## milestone1
module milestone1 (
	input logic CLOCK_50_I,                    
	input logic resetn,
	input  logic            M1_en,
	output  logic            M1_end,
	output logic   [17:0]   SRAM_address,
	input  logic   [15:0]   SRAM_read_data,
	output logic   [15:0]   SRAM_write_data,
	output logic            SRAM_we_n
);
typedef enum logic [6:0] {
  S_DELAY1,
	S_IDLE,
	IN_S_0,
	IN_S_1,
	IN_S_2,
	IN_S_3,
	IN_S_4,
	IN_S_5,
	IN_S_6,
	IN_S_7,
	IN_S_8,
	IN_S_9,
	IN_S_10,
	IN_S_11,
	IN_S_12,
	IN_S_13,
	IN_S_14,
	IN_S_15,
	IN_S_16,
	IN_S_17,
	IN_S_18,
	IN_S_19,
	IN_S_20,
	IN_S_21,
	CC_S0_0,
	CC_S0_1,
	CC_S0_2,
	CC_S0_3,
	CC_S0_4,
	CC_S0_5,
	CC_S1_0,
	CC_S1_1,
	CC_S1_2,
	CC_S1_3,
	CC_S1_4,
	CC_S1_5,
	EN_S_0,
	EN_S_1,
	EN_S_2,
	EN_S_3,
	EN_S_4,
	EN_S_5,
	EN_S_6,
	EN_S_7,
	EN_S_8,
	EN_S_9,
	EN_S_10,
	EN_S_11,
	EN_S_12,
	EN_S_13,
	EN_S_14,
	EN_S_15,
	EN_S_16,
	EN_S_17,
	EN_S_18,
	EN_S_19,
	EN_S_20,
	EN_S_21,
	EN_S_22,
	EN_S_23,
	EN_S_24,
	EN_S_25,
	EN_S_26,
	EN_S_27
} M1_state;
M1_state state;
parameter Yaddress = 18'd0,
Uaddress = 18'd38400,
Vaddress = 18'd57600,
RGBaddress = 18'd146944;
logic [17:0] data_counter;
logic [17:0] Y_counter;
logic [17:0] RGB_counter;
logic [17:0] U_counter; 
logic [9:0] Vert_count;
  ...
Size: ~610 flip-flops, roughly 63000 um2 of cells after synthesis.
clock: 8.03 ns
lec_check: 0
cap_margin: 20
core_margin: 2
core_utilization: 72
cts_cluster_diameter: 398
cts_cluster_size: 95
place_density: 0.41
slew_margin: 20
tns_end_percent: 5
run.sh (not shown) runs the stock make flow with config.mk's settings and CLKGATE_MAP_FILE=.
The baseline ended with an error in 5_1_grt with GRT-0232.
Change:
--- a/flow/config.mk
+++ b/flow/config.mk
@@ -9,7 +9,3 @@
 export CORE_MARGIN = 2
-export CORE_UTILIZATION = 72
-export CTS_CLUSTER_DIAMETER = 398
-export CTS_CLUSTER_SIZE = 95
-export PLACE_DENSITY = 0.41
+export CORE_UTILIZATION = 65
 export SLEW_MARGIN = 20
-export TNS_END_PERCENT = 5
==> flow/constraint.sdc (replaced) <==
create_clock -name core_clock -period 10.2 [get_ports {CLOCK_50_I}]
set_input_delay 2.0400 -clock core_clock [delete_from_list [all_inputs] [get_ports {CLOCK_50_I}]]
set_output_delay 2.0400 -clock core_clock [all_outputs]
set_load 0.01 [all_outputs]
Outcome:
- This time the run finished with timing, DRC and antenna clean
- die size climbs by 11%
- synthesized area stays the same
- synthesized cell count is unchanged
Change:
--- a/flow/config.mk
+++ b/flow/config.mk
@@ -7,5 +7,6 @@
 export LEC_CHECK = 0
-export CAP_MARGIN = 20
+export CAP_MARGIN = 15
 export CORE_MARGIN = 2
 export CORE_UTILIZATION = 65
+export MAX_ROUTING_LAYER = met4
 export SLEW_MARGIN = 20
==> flow/constraint.sdc (replaced) <==
create_clock -name core_clock -period 8.43 [get_ports {CLOCK_50_I}]
set_input_delay 1.6860 -clock core_clock [delete_from_list [all_inputs] [get_ports {CLOCK_50_I}]]
set_output_delay 1.6860 -clock core_clock [all_outputs]
set_load 0.01 [all_outputs]
What happened: With this change the flow did not get past 5_1_grt on GRT-0232; synthesized cell count stays the same; synthesized area is unchanged; die size does not change.
Change:
--- a/flow/config.mk
+++ b/flow/config.mk
@@ -7,6 +7,5 @@
 export LEC_CHECK = 0
-export CAP_MARGIN = 15
+export CAP_MARGIN = 20
 export CORE_MARGIN = 2
-export CORE_UTILIZATION = 65
-export MAX_ROUTING_LAYER = met4
+export CORE_UTILIZATION = 40
 export SLEW_MARGIN = 20
==> flow/constraint.sdc (replaced) <==
create_clock -name core_clock -period 12.5 [get_ports {CLOCK_50_I}]
set_input_delay 2.5000 -clock core_clock [delete_from_list [all_inputs] [get_ports {CLOCK_50_I}]]
set_output_delay 2.5000 -clock core_clock [all_outputs]
set_load 0.01 [all_outputs]
Result: This time the run finished clean; synthesized cell count stays the same; die area increases by 62%; synthesized area does not change.

---

Starting RTL as in the previous note.
Design milestone1, start of the top module:
module milestone1 (
	input logic CLOCK_50_I,                    
	input logic resetn,
	input  logic            M1_en,
	output  logic            M1_end,
	output logic   [17:0]   SRAM_address,
	input  logic   [15:0]   SRAM_read_data,
	output logic   [15:0]   SRAM_write_data,
	output logic            SRAM_we_n
);
typedef enum logic [6:0] {
  S_DELAY1,
	S_IDLE,
	IN_S_0,
	IN_S_1,
	IN_S_2,
	IN_S_3,
	IN_S_4,
	IN_S_5,
	IN_S_6,
	IN_S_7,
	IN_S_8,
	IN_S_9,
	IN_S_10,
	IN_S_11,
	IN_S_12,
	IN_S_13,
	IN_S_14,
	IN_S_15,
	IN_S_16,
	IN_S_17,
	IN_S_18,
	IN_S_19,
	IN_S_20,
	IN_S_21,
	CC_S0_0,
	CC_S0_1,
	CC_S0_2,
	CC_S0_3,
	CC_S0_4,
	CC_S0_5,
	CC_S1_0,
	CC_S1_1,
	CC_S1_2,
	CC_S1_3,
	CC_S1_4,
	CC_S1_5,
	EN_S_0,
	EN_S_1,
	EN_S_2,
	EN_S_3,
	EN_S_4,
	EN_S_5,
	EN_S_6,
	EN_S_7,
	EN_S_8,
	EN_S_9,
	EN_S_10,
	EN_S_11,
	EN_S_12,
	EN_S_13,
	EN_S_14,
	EN_S_15,
	EN_S_16,
	EN_S_17,
	EN_S_18,
	EN_S_19,
	EN_S_20,
	EN_S_21,
	EN_S_22,
	EN_S_23,
	EN_S_24,
	EN_S_25,
	EN_S_26,
	EN_S_27
} M1_state;
M1_state state;
parameter Yaddress = 18'd0,
Uaddress = 18'd38400,
Vaddress = 18'd57600,
RGBaddress = 18'd146944;
logic [17:0] data_counter;
logic [17:0] Y_counter;
logic [17:0] RGB_counter;
logic [17:0] U_counter; 
logic [9:0] Vert_count;
logic [9:0] Hori_count;
logic [15:0] Y;
logic [7:0] U [5:0];
logic [7:0] V [5:0];
logic [7:0] Ytest;
logic [7:0] Utest;
logic [7:0] Vtest;
logic [15:0] UPrime;
logic [15:0] VPrime;
logic [32:0] U_Even;
logic [32:0] U_Odd;
logic [32:0] V_Even;
logic [32:0] V_Odd;
logic [15:0] STORY;
logic [15:0] STORU;
logic [15:0] STORV;
logic [31:0] ans1;
  ...
Settings: LEC_CHECK=0, CAP_MARGIN=20, CORE_MARGIN=2, CORE_UTILIZATION=70, CTS_CLUSTER_SIZE=41, HOLD_SLACK_MARGIN=0.29, SETUP_SLACK_MARGIN=2.47, SLEW_MARGIN=20; clock period 9.26 ns.
The first run did not get past global routing (5_1_grt).
Then changed:
CORE_UTILIZATION = 40   (was 70)
CTS_CLUSTER_SIZE = default   (was 41)
HOLD_SLACK_MARGIN = default   (was 0.29)
SETUP_SLACK_MARGIN = default   (was 2.47)
clock period = 13.0 ns   (was 9.26 ns; I/O delays follow)
Outcome: The changed run finished clean; die area went up by 74%; synthesized area stays the same; synthesized cell count stays the same.

---

milestone1 again, from the RTL that the note above started with.
Settings: LEC_CHECK=0, ABC_AREA=1, CAP_MARGIN=20, CORE_MARGIN=2, CORE_UTILIZATION=70, CTS_CLUSTER_DIAMETER=363, PLACE_DENSITY=0.41, SLEW_MARGIN=20; clock period 7.51 ns.
The baseline failed in 5_1_grt with GRT-0116.
Then changed:
Settings changed: ABC_AREA 1 to unset, CORE_UTILIZATION 70 to 64, CTS_CLUSTER_DIAMETER 363 to unset, PLACE_DENSITY 0.41 to unset.
Clock period 7.51 ns to 10.9 ns, I/O delays scaled along.
Now the flow completed with no timing, DRC or antenna violations.
Synthesized area goes down by 6.2%.
Die size goes up by 2.6%.
Synthesized cell count goes down by 22%.
Then changed:
Settings changed: CORE_UTILIZATION 64 to 65.
Clock period 10.9 ns to 10.1 ns, I/O delays scaled along.
Core utilization goes up by 5.6 points. Global-route usage goes up by 1.1 points. Flip-flop count does not change. Setup slack got worse by 0.15 ns. Synthesized cell count stays the same. Worst hold slack barely changes. Design area goes up by a few percent. First-iteration DRC count goes up by roughly a tenth. Via count goes up by a few percent.
Then changed:
Settings changed: CORE_UTILIZATION 65 to 40, SETUP_SLACK_MARGIN set to 1.73.
Clock period 10.1 ns to 12.5 ns, I/O delays scaled along.
Die area climbs by 62%; first-iteration DRC count drops by 23%; critical path depth drops by 6; setup slack is better by 1.9 ns; core utilization drops by 32 points.
Then changed:
Settings changed: CORE_UTILIZATION 40 to 29, SETUP_SLACK_MARGIN 1.73 to unset.
After rerunning:
- The changed run finished with timing, DRC and antenna clean
- core utilization went down by 13 points
- setup slack loses 1.3 ns
- register-to-register slack loses 1.3 ns
- first-iteration DRC count went down by roughly a tenth

---

## v44
Starting RTL as in the previous note.
==> flow/config.mk <==
export PLATFORM = sky130hd
export DESIGN_NAME = milestone1
export DESIGN_NICKNAME = milestone1
export VERILOG_FILES = /design/flow/design.v
export SDC_FILE = /design/flow/constraint.sdc
export NUM_CORES = 4
export LEC_CHECK = 0
export ABC_AREA = 1
export CAP_MARGIN = 10
export CORE_MARGIN = 2
export CORE_UTILIZATION = 68
export CTS_CLUSTER_DIAMETER = 156
export CTS_CLUSTER_SIZE = 29
export MAX_ROUTING_LAYER = met4
export SLEW_MARGIN = 40
==> flow/constraint.sdc <==
create_clock -name core_clock -period 7.79 [get_ports {CLOCK_50_I}]
set_input_delay 1.5580 -clock core_clock [delete_from_list [all_inputs] [get_ports {CLOCK_50_I}]]
set_output_delay 1.5580 -clock core_clock [all_outputs]
set_load 0.01 [all_outputs]
v44 did not finish; the tool stopped in global routing (5_1_grt) with error GRT-0116.
## Diff of input files: v35 against v44
Settings: CORE_UTILIZATION changed from 68 to 66; SLEW_MARGIN changed from 40 to 30; CTS_CLUSTER_DIAMETER removed (was 156); CTS_CLUSTER_SIZE changed from 29 to 72; CAP_MARGIN changed from 10 to 15; the clock period (ns, I/O delays scaled along) changed from 7.79 to 9.92.
--- outcome ---
- v35 finished every step from synthesis to the final layout, and the layout passed the timing, DRC and antenna checks.
- Re die area: v44 was lower than v35.
- Summary of v35 over v44: synthesized cell count closely matched the old numbers; total number of H-tree levels rose by 2.
- Count of buffers added by post-CTS timing repair for setup was higher in the run labelled v44.
Inputs modified between v35 and v9:
Settings: CTS_CLUSTER_SIZE: 72 -> unset; ABC_AREA: 1 -> unset; CORE_UTILIZATION: 66 -> 72; CAP_MARGIN: 15 -> 20; SLEW_MARGIN: 30 -> 20; the clock period (ns, I/O delays scaled along): 9.92 -> 8.37.
==> comparison <==
- v9 never completed; the flow aborted with a tool error in global routing (5_1_grt).
- Going from v35 to v9, proportion of synthesized chip area in sequential cells higher, cell count after placement lower, total die size lower, post-synth design cell area lower, number of H-tree levels roughly the same.
- Going from v35 to v9, placed instance area grew by a few percent.

---

milestone1 again, from the RTL that the note above started with.
clock: 13.6 ns
lec_check: 0
abc_area: 0
cap_margin: 20
core_aspect_ratio: 1.64
core_margin: 2
core_utilization: 40
cts_cluster_diameter: 221
gpl_timing_driven: 1
max_routing_layer: met5
min_routing_layer: met2
slew_margin: 15
tns_end_percent: 45
The baseline produced a layout that fails on DRC.
Next try:
ABC_AREA = not set   (was 0)
CORE_ASPECT_RATIO = not set   (was 1.64)
CTS_CLUSTER_DIAMETER = not set   (was 221)
GPL_ROUTABILITY_DRIVEN = 0   (was not set)
GPL_TIMING_DRIVEN = not set   (was 1)
MAX_ROUTING_LAYER = not set   (was met5)
MIN_ROUTING_LAYER = not set   (was met2)
SLEW_MARGIN = 20   (was 15)
TNS_END_PERCENT = 30   (was 45)
clock period = 13.0 ns   (was 13.6 ns; I/O delays follow)
After rerunning: The new run finished clean; sequential share of layout area barely changes; final cell count hardly moves; routed wire length is lower by 13%; final area barely changes.
Next try:
ABC_AREA = 0   (was not set)
CAP_MARGIN = 30   (was 20)
CORE_ASPECT_RATIO = 0.79   (was not set)
CORE_MARGIN = 4   (was 2)
CORE_UTILIZATION = 38   (was 40)
GPL_TIMING_DRIVEN = 0   (was not set)
HOLD_SLACK_MARGIN = 0.28   (was not set)
MAX_ROUTING_LAYER = met4   (was not set)
The new run completed without violations.
Hold slack improved by 3.0 ps.
Cell count goes up by about 5%.
Clock skew goes down by 44 ps.
Register-to-register slack got worse by 270 ps.
Routed wire length goes up by about 18%.
Worst setup slack got worse by 270 ps.
Sequential share of layout area goes down by 0.47 points.
Next try:
ABC_AREA = 1   (was 0)
CAP_MARGIN = 20   (was 30)
CORE_ASPECT_RATIO = not set   (was 0.79)
CORE_MARGIN = 2   (was 4)
CORE_UTILIZATION = 40   (was 38)
CTS_CLUSTER_DIAMETER = 185   (was not set)
GPL_ROUTABILITY_DRIVEN = not set   (was 0)
GPL_TIMING_DRIVEN = not set   (was 0)
HOLD_SLACK_MARGIN = not set   (was 0.28)
MAX_ROUTING_LAYER = not set   (was met4)
TNS_END_PERCENT = not set   (was 30)
- The changed run produced a clean layout
- via count went up by 10%
- synthesized cell count went up by 28%
- count of clock-buffer cells in the layout went up by 14
- maximum frequency went up by 5.9%
- utilization went up by 1.1 points
- cell area went up by about 4.3%

---

milestone1 again, from the RTL that the note above started with.
// milestone1
module milestone1 (
	input logic CLOCK_50_I,                    
	input logic resetn,
	input  logic            M1_en,
	output  logic            M1_end,
	output logic   [17:0]   SRAM_address,
	input  logic   [15:0]   SRAM_read_data,
	output logic   [15:0]   SRAM_write_data,
	output logic            SRAM_we_n
);
typedef enum logic [6:0] {
  S_DELAY1,
	S_IDLE,
	IN_S_0,
	IN_S_1,
	IN_S_2,
	IN_S_3,
	IN_S_4,
	IN_S_5,
	IN_S_6,
	IN_S_7,
	IN_S_8,
	IN_S_9,
	IN_S_10,
	IN_S_11,
	IN_S_12,
	IN_S_13,
	IN_S_14,
	IN_S_15,
	IN_S_16,
	IN_S_17,
	IN_S_18,
	IN_S_19,
	IN_S_20,
	IN_S_21,
	CC_S0_0,
	CC_S0_1,
	CC_S0_2,
	CC_S0_3,
	CC_S0_4,
	CC_S0_5,
	CC_S1_0,
	CC_S1_1,
	CC_S1_2,
	CC_S1_3,
	CC_S1_4,
	CC_S1_5,
	EN_S_0,
	EN_S_1,
	EN_S_2,
	EN_S_3,
	EN_S_4,
	EN_S_5,
	EN_S_6,
	EN_S_7,
	EN_S_8,
	EN_S_9,
	EN_S_10,
	EN_S_11,
	EN_S_12,
	EN_S_13,
	EN_S_14,
	EN_S_15,
	EN_S_16,
	EN_S_17,
	EN_S_18,
	EN_S_19,
	EN_S_20,
	EN_S_21,
	EN_S_22,
	EN_S_23,
	EN_S_24,
	EN_S_25,
	EN_S_26,
	EN_S_27
} M1_state;
M1_state state;
parameter Yaddress = 18'd0,
Uaddress = 18'd38400,
Vaddress = 18'd57600,
RGBaddress = 18'd146944;
logic [17:0] data_counter;
logic [17:0] Y_counter;
logic [17:0] RGB_counter;
logic [17:0] U_counter; 
logic [9:0] Vert_count;
logic [9:0] Hori_count;
logic [15:0] Y;
logic [7:0] U [5:0];
logic [7:0] V [5:0];
logic [7:0] Ytest;
logic [7:0] Utest;
logic [7:0] Vtest;
logic [15:0] UPrime;
logic [15:0] VPrime;
logic [32:0] U_Even;
logic [32:0] U_Odd;
logic [32:0] V_Even;
logic [32:0] V_Odd;
logic [15:0] STORY;
logic [15:0] STORU;
logic [15:0] STORV;
logic [31:0] ans1;
logic [31:0] ans2;
logic [15:0] R;
logic [15:0] G;
logic [15:0] B;
logic [31:0] R0;
logic [31:0] G0;
logic [31:0] B0;
logic [31:0] R1;
logic [31:0] G1;
logic [31:0] B1;
logic [31:0] Mult_op_1, Mult_op_2, Mult_op_3, Mult_op_4, Mult_op_5, Mult_op_6, Mult_op_7, Mult_op_8;
logic [31:0] Mult_result1, Mult_result2, Mult_result3, Mult_result4;
logic [63:0] Mult_result_long1, Mult_result_long2, Mult_result_long3, Mult_result_long4;
assign Mult_result_long1 = Mult_op_1 * Mult_op_2;
assign Mult_result1 = Mult_result_long1[31:0];
assign Mult_result_long2 = Mult_op_3 * Mult_op_4;
assign Mult_result2 = Mult_result_long2[31:0];
assign Mult_result_long3 = Mult_op_5 * Mult_op_6;
assign Mult_result3 = Mult_result_long3[31:0];
assign Mult_result_long4 = Mult_op_7 * Mult_op_8;
  ...
clock: 7.03 ns
lec_check: 0
abc_area: 1
cap_margin: 20
core_aspect_ratio: 1.43
core_margin: 2
core_utilization: 72
cts_cluster_diameter: 363
cts_cluster_size: 96
place_density: 0.41
slew_margin: 40
The first run stopped in global routing (5_1_grt).
Change:
Settings changed: ABC_AREA 1 to unset, CORE_ASPECT_RATIO 1.43 to unset, CTS_CLUSTER_DIAMETER 363 to unset, CTS_CLUSTER_SIZE 96 to unset, PLACE_DENSITY 0.41 to 0.4, SLEW_MARGIN 40 to 20.
Clock period 7.03 ns to 8.05 ns, I/O delays scaled along.
Outcome: The new run died in global routing (5_1_grt); synthesized area falls by 6.2%; die area falls by 6.1%; synthesized cell count falls by about 22%.
Change:
Settings changed: CORE_UTILIZATION 72 to 40, PLACE_DENSITY 0.4 to unset.
Clock period 8.05 ns to 10.9 ns, I/O delays scaled along.
=>
- With this change the flow completed without violations
- area after synthesis stays the same
- die area rose by well over a third
- synthesized cell count is unchanged
Change:
Settings changed: CAP_MARGIN 20 to 15, CORE_UTILIZATION 40 to 71.
Clock period 10.9 ns to 8.34 ns, I/O delays scaled along.
With this change the flow aborted during global routing (5_1_grt) (GRT-0116).
Die size falls by about 43%.
Synthesized area does not change.
Synthesized cell count does not change.
Change:
Settings changed: CORE_UTILIZATION 71 to 66, MAX_ROUTING_LAYER set to met4.
Clock period 8.34 ns to 8.46 ns, I/O delays scaled along.
Outcome:
- The changed run failed in global routing (5_1_grt)
- area after synthesis stays the same
- synthesized cell count does not change
- die area rises by 7.5%
Change:
Settings changed: CORE_UTILIZATION 66 to 71, PLACE_DENSITY set to 0.65, SLEW_MARGIN 20 to 30.
Clock period 8.46 ns to 9.9 ns, I/O delays scaled along.
After rerunning: This time the run completed and failed the layout checks on setup timing. Area after synthesis does not change. Synthesized cell count is unchanged. Die size went down by a few percent.
